## top
module top(
input clk,
input rst,
input  [31:0] b_rdata,
output [31:0] b_wdata,
output [31:0] addr,
output [3:0] we,
output en,
output rstout
    );
Settings: LEC_CHECK=0, ABC_AREA=1, CAP_MARGIN=25, CORE_MARGIN=10, CORE_UTILIZATION=17, GPL_ROUTABILITY_DRIVEN=0, MAX_ROUTING_LAYER=met4, PLACE_DENSITY_LB_ADDON=0.17, SLEW_MARGIN=20, TNS_END_PERCENT=80; clock period 7.9 ns.
run.sh (not shown) runs the stock make flow with config.mk's settings and CLKGATE_MAP_FILE=.
Change:
- ABC_AREA: 1 -> 0
- CAP_MARGIN: 25 -> 20
- CORE_MARGIN: 10 -> 2
- CORE_UTILIZATION: 17 -> 61
- GPL_ROUTABILITY_DRIVEN: 0 -> 1
- PLACE_DENSITY_LB_ADDON: 0.17 -> unset
- SETUP_SLACK_MARGIN: unset -> 0.55
- TNS_END_PERCENT: 80 -> unset
- clock period: 7.9 -> 3.11 ns (I/O delays scaled with it)
The changed run reached the layout checks and failed them: setup timing.
Clock skew came out lower by 0.0086 ns.
Final area came out lower by a few percent.
Via count came out lower by roughly a tenth.
Hold slack gains 0.0066 ns.
Worst setup slack loses 4.2 ns.
Die size came out lower by well over a third.
Change:
- ABC_AREA: 0 -> unset
- CORE_UTILIZATION: 61 -> 72
- CTS_CLUSTER_DIAMETER: unset -> 29
- SETUP_SLACK_MARGIN: 0.55 -> 0.25
- clock period: 3.11 -> 4.57 ns (I/O delays scaled with it)
=> The changed run finished but fails on setup timing; routed wire length went up by a little under a tenth; count of clock-buffer cells in the layout grows by 34; worst setup slack gains 1.2 ns; combinational power went down by a quarter to a third; hold slack gets better by 0.016 ns; maximum frequency is lower by a few percent; final area falls slightly; synthesized cell count is unchanged; non-clock buffer count drops by 55; core utilization came out higher by 13 points; first-iteration DRC count came out higher by well over a third.
Change:
- CORE_ASPECT_RATIO: unset -> 0.62
- CORE_UTILIZATION: 72 -> 17
- CTS_CLUSTER_DIAMETER: 29 -> unset
- GPL_ROUTABILITY_DRIVEN: 1 -> unset
- SETUP_SLACK_MARGIN: 0.25 -> unset
- clock period: 4.57 -> 6.0 ns (I/O delays scaled with it)
Outcome: With this change the flow went through all stages and came out clean. Final area goes down slightly. Power goes down by well over a third. Routed wire length goes up by a few percent. Clock-buffer cell count goes down by 41. Global-route usage goes down by 31 points. Non-clock buffer count goes down by 78. Core utilization goes down by 69 points. Setup slack improved by 1.2 ns. Die size goes up to 4.1 times its value. Synthesized cell count is unchanged. Maximum frequency goes down by a few percent.


top again, from the RTL that the note above started with.
make LEC_CHECK=0 CAP_MARGIN=20 CORE_MARGIN=2 CORE_UTILIZATION=67 GPL_ROUTABILITY_DRIVEN=1 MAX_ROUTING_LAYER=met4 SLEW_MARGIN=20 finish   # period 4.57 ns
The baseline completed and failed the layout checks on setup timing.
Next try:
--- a/flow/config.mk
+++ b/flow/config.mk
@@ -6,8 +6,7 @@
 export NUM_CORES = 4
 export LEC_CHECK = 0
+export ABC_AREA = 1
 export CAP_MARGIN = 20
 export CORE_MARGIN = 2
-export CORE_UTILIZATION = 67
-export GPL_ROUTABILITY_DRIVEN = 1
-export MAX_ROUTING_LAYER = met4
+export CORE_UTILIZATION = 71
 export SLEW_MARGIN = 20
==> flow/constraint.sdc (replaced) <==
create_clock -name core_clock -period 7.03 [get_ports {clk}]
set_input_delay 1.4060 -clock core_clock [delete_from_list [all_inputs] [get_ports {clk}]]
set_output_delay 1.4060 -clock core_clock [all_outputs]
set_load 0.01 [all_outputs]
=> This time the run completed with no timing, DRC or antenna violations; design area grows by 0.82%; sequential power is lower by 36%; hold slack loses 0.031 ns; worst setup slack gets better by 1.8 ns; final cell count increases by 27%; via count is higher by 21%.
Next try:
--- a/flow/config.mk
+++ b/flow/config.mk
@@ -6,7 +6,6 @@
 export NUM_CORES = 4
 export LEC_CHECK = 0
-export ABC_AREA = 1
 export CAP_MARGIN = 20
 export CORE_MARGIN = 2
-export CORE_UTILIZATION = 71
+export CORE_UTILIZATION = 49
 export SLEW_MARGIN = 20
==> flow/constraint.sdc (replaced) <==
create_clock -name core_clock -period 5.68 [get_ports {clk}]
set_input_delay 1.1360 -clock core_clock [delete_from_list [all_inputs] [get_ports {clk}]]
set_output_delay 1.1360 -clock core_clock [all_outputs]
set_load 0.01 [all_outputs]
Effect: Sequential cell count stays the same. Setup slack degrades by 0.94 ns. Routed wire length went down by roughly a tenth. Hold slack improved by 0.022 ns. Sequential power is higher by a quarter to a third. Clock power grows by well over a third. Clock-buffer cell count rises by 4. Die area rose by a quarter to a third. Via count drops by about a fifth. Design area decreases by a few percent.


Starting RTL as in the previous note.
Settings: LEC_CHECK=0, CAP_MARGIN=15, CELL_PAD_IN_SITES_GLOBAL_PLACEMENT=0, CORE_ASPECT_RATIO=1.76, CORE_MARGIN=9, CORE_UTILIZATION=22, CTS_CLUSTER_SIZE=64, HOLD_SLACK_MARGIN=-0.03, MAX_ROUTING_LAYER=met4, SETUP_SLACK_MARGIN=0.35, SLEW_MARGIN=20; clock period 6.0 ns.
The first run finished clean.
Then changed:
- CAP_MARGIN: 15 -> 20
- CELL_PAD_IN_SITES_GLOBAL_PLACEMENT: 0 -> unset
- CORE_ASPECT_RATIO: 1.76 -> unset
- CORE_MARGIN: 9 -> 2
- CORE_UTILIZATION: 22 -> 70
- CTS_CLUSTER_DIAMETER: unset -> 63
- CTS_CLUSTER_SIZE: 64 -> unset
- HOLD_SLACK_MARGIN: -0.03 -> unset
- MAX_ROUTING_LAYER: met4 -> unset
- SETUP_SLACK_MARGIN: 0.35 -> unset
- clock period: 6.0 -> 4.75 ns (I/O delays scaled with it)
=>
- The changed run completed, yet does not pass: negative setup slack
- clock-buffer cell count is higher by 4
- first-iteration DRC count grows by 63%
- sequential cell count does not change
- worst setup slack degrades by 1.2 ns
Then changed:
- CORE_UTILIZATION: 70 -> 72
- PLACE_DENSITY_LB_ADDON: unset -> 0.24
- SETUP_SLACK_MARGIN: unset -> 1.4
The new run produced a layout that fails on negative setup slack.
Final area goes up by 3.4%.
Clock power goes up by 11%.
Area after synthesis does not change.
Wire length goes up by 9.7%.


run A:
The RTL this note starts from:
==> flow/design.v <==
module processor(
input   clk,
input   rst,
input   inst_valid,
input   [63:0] p_rdata,
output  reg [31:0] p_wdata,
output  reg done
    );
parameter IDLE = 0;
parameter INST = 1;
parameter ADD  = 2;
parameter SUB  = 3;
parameter MUL  = 4;
parameter TRAN = 5;
parameter DET  = 6;
parameter DONE = 7;
reg [2:0] state,n_state;
reg [4:0] inst;
reg  [6:0] A_0,A_1,A_2,A_3,B_0,B_1,B_2,B_3;
always@(posedge clk or posedge rst) begin
    if(rst) begin
        state <= 0;
    end
    else begin
        state <= n_state;
    end
end
always@(*) begin
    case(state)
    IDLE:begin
        n_state =(inst_valid == 1)? INST : IDLE; 
    end
    INST:begin
        case(inst)
            5'b00001:   n_state = ADD;
            5'b00010:   n_state = SUB;
            5'b00100:   n_state = MUL;
            5'b01000:   n_state = TRAN;
            5'b10000:   n_state = DET;
            default:     n_state = IDLE;
        endcase
    end
    ADD:begin
        n_state = DONE;
    end
    SUB:begin
        n_state = DONE;
    end
    MUL:begin
        n_state = DONE;
    end
    TRAN:begin
        n_state = DONE;
    end
    DET:begin
        n_state = DONE;
    end
    DONE:begin
        n_state = IDLE;
    end
    default:begin
        n_state = IDLE;
    end
    endcase
end
always@(posedge clk) begin
    case(state)
    IDLE:begin
         p_wdata <= 0;
         done    <= 0;
         inst <= (inst_valid == 1)? p_rdata[60:56] : 5'd0;
         A_0  <= (inst_valid == 1)? p_rdata[6:0] : 7'd0;
         A_1  <= (inst_valid == 1)? p_rdata[13:7] : 7'd0;
         A_2  <= (inst_valid == 1)? p_rdata[20:14] : 7'd0;
         A_3  <= (inst_valid == 1)? p_rdata[27:21] : 7'd0;
         B_0  <= (inst_valid == 1)? p_rdata[34:28] : 7'd0;
         B_1  <= (inst_valid == 1)? p_rdata[41:35] : 7'd0;
         B_2  <= (inst_valid == 1)? p_rdata[48:42] : 7'd0;
         B_3  <= (inst_valid == 1)? p_rdata[55:49] : 7'd0;
    end
    INST:begin
    end
    ADD:begin
        p_wdata[6:0]   <= A_0 + B_0;
        p_wdata[13:7]  <= A_1 + B_1;
        p_wdata[20:14] <= A_2 + B_2;
        p_wdata[27:21] <= A_3 + B_3;
        p_wdata[31:28] <= 4'd0;
        done <= 1;
    end
    SUB:begin
        p_wdata[6:0]   <= A_0 - B_0;
        p_wdata[13:7]  <= A_1 - B_1;
        p_wdata[20:14] <= A_2 - B_2;
        p_wdata[27:21] <= A_3 - B_3;
        p_wdata[31:28] <= 4'd0;
        done <= 1;
    end
    MUL:begin
        p_wdata[6:0]     <= (A_0 * B_0) + (A_1 * B_2);
        p_wdata[13:7]    <= (A_0 * B_1) + (A_1 * B_3);
        p_wdata[20:14]   <= (A_2 * B_0) + (A_3 * B_2);
        p_wdata[27:21]   <= (A_2 * B_1) + (A_3 * B_3);
        p_wdata[31:28] <= 4'd0;
        done <= 1;
    end
    TRAN:begin
        p_wdata[6:0]     <= A_0;
        p_wdata[13:7]    <= A_2;
        p_wdata[20:14]   <= A_1;
        p_wdata[27:21]   <= A_3; 
        p_wdata[31:28] <= 4'd0;
        done <= 1;
    end
    DET:begin
        p_wdata[6:0]     <= (A_0 * A_3) - (A_1 * A_2);
        p_wdata[31:6] <= 25'd0;
        done <= 1;
    end
    DONE:begin
        done <= 0;
    end
    default:begin
        p_wdata <= 0;
        done    <= 0;
    end
    endcase
end
endmodule
module controller(
input clk,
input rst,
input done,
input  [31:0] p_wdata,
input  [31:0] b_rdata,
output reg [31:0] b_wdata,
output [63:0] p_rdata,
output reg [31:0] addr,
output reg inst_valid,
output reg [3:0] we,
output reg en
    );
parameter bram_base_addr   = 32'h00000000;  
parameter result_base_addr   =  32'h00000000 ; 
parameter RESET_1     = 0;
parameter RESET_2     = 1;
parameter IDLE      = 2;
parameter R_BEGIN_1 = 3;
parameter R_BEGIN_2 = 4;
parameter READ_1    = 5;
parameter READ_2    = 6;
parameter READ_3    = 7;
parameter READ_4    = 8;
parameter WAIT      = 9;
parameter WRITE_1   = 10;
parameter WRITE_2   = 11;
reg [31:0] data1,data2;
reg start;
reg [3:0]  state,n_state;
reg [31:0] counter_r,counter_w;
reg [31:0] count,count_goal;
assign   p_rdata = {data2,data1};
always@(posedge clk or posedge rst) begin
    if(rst) begin
        state <= RESET_1;
    end
    else begin
        state <= n_state;
    end
end
always@(*) begin
    case(state)
        RESET_1:begin
            n_state = RESET_2;
        end
        RESET_2:begin
            n_state = (count == count_goal)? IDLE : RESET_2;
        end
        IDLE:begin
            n_state = (start)? READ_1 : R_BEGIN_1;
        end
        R_BEGIN_1:begin
             n_state = R_BEGIN_2;
        end
        R_BEGIN_2:begin
             n_state = IDLE;
        end
        READ_1:begin
            n_state = READ_2;
        end
        READ_2:begin
            n_state = READ_3;
        end
        READ_3:begin
            n_state = READ_4;
        end
        READ_4:begin
            n_state = WAIT;
        end
        WAIT:begin
            n_state = (done)? WRITE_1 : WAIT;
        end
        WRITE_1:begin
            n_state = WRITE_2;
        end
        WRITE_2:begin
            n_state = IDLE;
        end 
        default: begin
            n_state = IDLE;
        end 
    endcase
end
always@(posedge clk) begin
    case(state)
        RESET_1:begin
            inst_valid <= 0;
            counter_r    <= 32'd4;
            counter_w    <= 32'd40;
            addr       <= 0;
            we         <= 4'h0;
            en         <= 0;
            start      <= 0;
            data1      <= 0;
            data2      <= 0;
            count      <= 0;
            count_goal <=15; 
            b_wdata    <= 0;
        end 
        RESET_2:begin
            en         <= (count == count_goal)? 1:0;
            count      <= (count == count_goal)? 0 : count +1;
        end
        IDLE:begin
            addr <= (start)? bram_base_addr + counter_r : bram_base_addr;
            we   <= 0;
        end
        R_BEGIN_1:begin
             addr <= addr;
        end
        R_BEGIN_2:begin
              start <= (b_rdata[31] == 1)? 1:0;
        end
        READ_1:begin
            addr <= addr;
            counter_r <= counter_r + 32'd4;
        end
        READ_2:begin
            data1  <= b_rdata;
            addr <= bram_base_addr + counter_r;
        end
        READ_3:begin
            addr <= addr;
            counter_r <= counter_r + 32'd4;
        end
        READ_4:begin
            data2  <= b_rdata;
            counter_r <= counter_r + 32'd4;
        end
        WAIT:begin
            inst_valid <= 1;
            b_wdata    <= (done == 1)? p_wdata : 0;
        end
        WRITE_1:begin
            inst_valid <= 0;
            addr <= result_base_addr + counter_w;
            we   <= 4'hf;
        end
        WRITE_2:begin
            counter_w    <= counter_w + 32'd4;
            we   <= 4'hf;
            start <= 0;
        end 
        default: begin
            inst_valid <= 0;
            counter_r    <= 32'd4;
            counter_w    <= 32'd40;
            addr       <= 0;
            we         <= 4'h0;
            en         <= 0;
            start      <= 0;
            data1      <= 0;
            data2      <= 0;
            count      <= 0;
            count_goal <=15; 
            b_wdata    <= 0;
        end 
    endcase
end
endmodule
`timescale 1ns / 1ps
module top(
input clk,
input rst,
input  [31:0] b_rdata,
output [31:0] b_wdata,
output [31:0] addr,
output [3:0] we,
output en,
output rstout
    );
wire inst_valid;
wire [63:0] p_rdata;
wire [31:0] p_wdata;
wire done;
assign rstout = ~rst;
processor po(
        .clk(clk),
        .rst(rstout),
        .inst_valid(inst_valid),
        .p_rdata(p_rdata),
        .p_wdata(p_wdata),
        .done(done)
    );
controller co(
        .clk(clk),
        .rst(rstout),
        .done(done),
        .p_wdata(p_wdata),
        .b_rdata(b_rdata),
        .b_wdata(b_wdata),   
        .p_rdata(p_rdata),
        .addr(addr),
        .inst_valid(inst_valid),
        .we(we),
        .en(en)
    );
endmodule
make LEC_CHECK=0 CAP_MARGIN=20 CORE_MARGIN=2 CORE_UTILIZATION=72 CTS_CLUSTER_DIAMETER=29 CTS_CLUSTER_SIZE=36 GPL_ROUTABILITY_DRIVEN=1 MAX_ROUTING_LAYER=met4 PLACE_DENSITY=0.42 SETUP_SLACK_MARGIN=1.51 SLEW_MARGIN=20 finish   # period 5.2 ns
To summarise run A: no stage aborted, but the layout did not pass its checks, failing on negative setup slack.
diff inputs: run A => run B
- a change of CORE_UTILIZATION from 72 to 40
- a deleted PLACE_DENSITY that had been 0.42
- a deleted GPL_ROUTABILITY_DRIVEN that had been 1
- a deleted MAX_ROUTING_LAYER that had been met4
- a deleted CTS_CLUSTER_DIAMETER that had been 29
- a deleted CTS_CLUSTER_SIZE that had been 36
- a deleted SETUP_SLACK_MARGIN that had been 1.51
- a change of the clock period (ns, I/O delays scaled along) from 5.2 to 5.68
Run A finished every stage; the final checks, however, were not passed, the failures being negative setup slack. Run B: PASS, flow complete, no timing, DRC or antenna violations. From run A to run B the numbers moved as follows: number of nets in the layout now sits lower; filler cell count went up 3832. Run B vs run A: well-tap cell count up by more than half. [run B vs run A] detailed-routed wire length on met2: lower in run B. Run B ends up with lower clock group power than run A does. The critical-path cell with the highest stage delay comes out fa_1 in one run and edfxtp_1 in the other, namely in run A and run B respectively. Looking at final HPWL from detailed placement, run B sits about 0.6% above run A.


// top: RTL as listed in full above, without the edits since
clock: 4.6 ns
lec_check: 0
abc_area: 1
cap_margin: 20
core_margin: 2
core_utilization: 72
cts_cluster_diameter: 29
cts_cluster_size: 35
place_density: 0.8
slew_margin: 20
The first run completed, yet does not pass: negative setup slack.
Rerun with:
- ABC_AREA: 1 -> not set
- CORE_UTILIZATION: 72 -> 68
- CTS_CLUSTER_DIAMETER: 29 -> not set
- CTS_CLUSTER_SIZE: 35 -> not set
- PLACE_DENSITY: 0.8 -> not set
- clock period: 4.6 -> 4.93 ns (I/O delays scaled with it)
What happened:
- The changed run finished but fails on negative setup slack
- routed wire length is lower by 28%
- global-route usage is lower by 11 points
- total power is lower by 34%
Rerun with:
- CORE_UTILIZATION: 68 -> 66
- CTS_CLUSTER_SIZE: not set -> 25
- SETUP_SLACK_MARGIN: not set -> 0.72
- clock period: 4.93 -> 4.43 ns (I/O delays scaled with it)
The changed run completed and failed the layout checks on negative setup slack.
Non-clock buffer count rose by 35.
Final cell count is higher slightly.
Utilization increases by 1.1 points.
Rerun with:
- CORE_UTILIZATION: 66 -> 72
- CTS_CLUSTER_DIAMETER: not set -> 29
- CTS_CLUSTER_SIZE: 25 -> 35
- SETUP_SLACK_MARGIN: 0.72 -> not set
- clock period: 4.43 -> 4.0 ns (I/O delays scaled with it)
Effect: The new run reached the layout checks and failed them: negative setup slack; clock-buffer cell count came out higher by 26; global-route usage grows by 6.4 points; hold slack gets worse by 0.0085 ns; sequential share of layout area fell by 0.94 points; final area came out higher by 2.7%; routed wire length grows by about 15%; utilization rose by 10 points; power goes up by 38%; first-iteration DRC count rises by 98%.
Power is estimated from default activity; no workload was simulated.
